// lms_core
module lms_core #(
    parameter WIDTH = 16,
    parameter FRAC  = 8
)(
    input wire clk,
    input wire rst,
    input wire start,
    input wire signed [WIDTH-1:0] x_in,
    input wire signed [WIDTH-1:0] d_in,
    output reg signed [WIDTH-1:0] y_out,
    output reg signed [WIDTH-1:0] e_out,
    output reg done
);
    localparam signed [WIDTH-1:0] MU_FIXED = 16'd2; 
    reg signed [WIDTH-1:0] w0, w1, w2, w3, w4, w5, w6, w7;
    reg signed [WIDTH-1:0] x0, x1, x2, x3, x4, x5, x6, x7;
    reg [4:0] bit_idx;       
    reg signed [31:0] acc;       
    reg signed [WIDTH-1:0] w_sum;  
    reg signed [WIDTH-1:0] slice_reg; 
    reg signed [31:0] slice_shifted;
    reg signed [WIDTH-1:0] term0, term1, term2, term3, term4, term5, term6, term7;
    reg [2:0] state;
    localparam IDLE = 0, CALC_OFFSET = 1, CALC_SLICE = 2, CALC_ACC = 3, CALC_E = 4, UPDATE_W = 5;
    function signed [WIDTH-1:0] fixed_mul;
        input signed [WIDTH-1:0] a, b;
        reg signed [2*WIDTH-1:0] res;
        begin
            res = a * b;
            fixed_mul = res >>> FRAC;
        end
    endfunction
    always @(posedge clk) begin
        if (rst) begin
            w0<=0; w1<=0; w2<=0; w3<=0; w4<=0; w5<=0; w6<=0; w7<=0;
            x0<=0; x1<=0; x2<=0; x3<=0; x4<=0; x5<=0; x6<=0; x7<=0;
            y_out <= 0; e_out <= 0; done <= 0;
  ...
Size: about 5100 cells after synthesis, roughly 68 I/O pins, ~36000 um^2 of cells after synthesis.
==> flow/config.mk <==
export PLATFORM = sky130hd
export DESIGN_NAME = lms_core
export DESIGN_NICKNAME = lms_core
export VERILOG_FILES = /design/flow/design.v
export SDC_FILE = /design/flow/constraint.sdc
export NUM_CORES = 4
export LEC_CHECK = 0
export ABC_AREA = 1
export CAP_MARGIN = 20
export CORE_ASPECT_RATIO = 0.82
export CORE_MARGIN = 4
export CORE_UTILIZATION = 40
export GPL_ROUTABILITY_DRIVEN = 0
export GPL_TIMING_DRIVEN = 0
export SLEW_MARGIN = 20
==> flow/constraint.sdc <==
create_clock -name core_clock -period 5.26 [get_ports {clk}]
set_input_delay 1.0520 -clock core_clock [delete_from_list [all_inputs] [get_ports {clk}]]
set_output_delay 1.0520 -clock core_clock [all_outputs]
set_load 0.01 [all_outputs]
run.sh (not shown) runs the stock make flow with config.mk's settings and CLKGATE_MAP_FILE=.
The starting point reached the layout checks and failed them: setup timing.
Next try:
==> flow/config.mk (replaced) <==
export PLATFORM = sky130hd
export DESIGN_NAME = lms_core
export DESIGN_NICKNAME = lms_core
export VERILOG_FILES = /design/flow/design.v
export SDC_FILE = /design/flow/constraint.sdc
export NUM_CORES = 4
export LEC_CHECK = 0
export CAP_MARGIN = 20
export CORE_MARGIN = 2
export CORE_UTILIZATION = 51
export SLEW_MARGIN = 20
==> flow/constraint.sdc (replaced) <==
create_clock -name core_clock -period 7.42 [get_ports {clk}]
set_input_delay 1.4840 -clock core_clock [delete_from_list [all_inputs] [get_ports {clk}]]
set_output_delay 1.4840 -clock core_clock [all_outputs]
set_load 0.01 [all_outputs]
=> With this change the flow went through all stages and came out clean; cell area goes down by 8.6%; routed wire length goes down by 25%; worst setup slack is better by 1800 ps; clock-buffer cell count goes down by 8; first-iteration DRC count goes down by 50%; die size goes down by 24%; global-route usage goes up by 0.50 points; non-clock buffer count goes down by 254; utilization goes up by 8.0 points; synthesized cell count goes down by 14%; via count goes down by 17%.
Next try:
--- a/flow/config.mk
+++ b/flow/config.mk
@@ -9,3 +9,7 @@
 export CORE_MARGIN = 2
-export CORE_UTILIZATION = 51
-export SLEW_MARGIN = 20
+export CORE_UTILIZATION = 70
+export CTS_CLUSTER_SIZE = 48
+export HOLD_SLACK_MARGIN = 0.29
+export PLACE_DENSITY_LB_ADDON = 0.01
+export SETUP_SLACK_MARGIN = 1.26
+export SLEW_MARGIN = 40
==> flow/constraint.sdc (replaced) <==
create_clock -name core_clock -period 4.31 [get_ports {clk}]
set_input_delay 0.8620 -clock core_clock [delete_from_list [all_inputs] [get_ports {clk}]]
set_output_delay 0.8620 -clock core_clock [all_outputs]
set_load 0.01 [all_outputs]
After rerunning: The new run stopped in global routing (5_1_grt). Area after synthesis is unchanged. Die area goes down by about 27%. Synthesized cell count does not change.
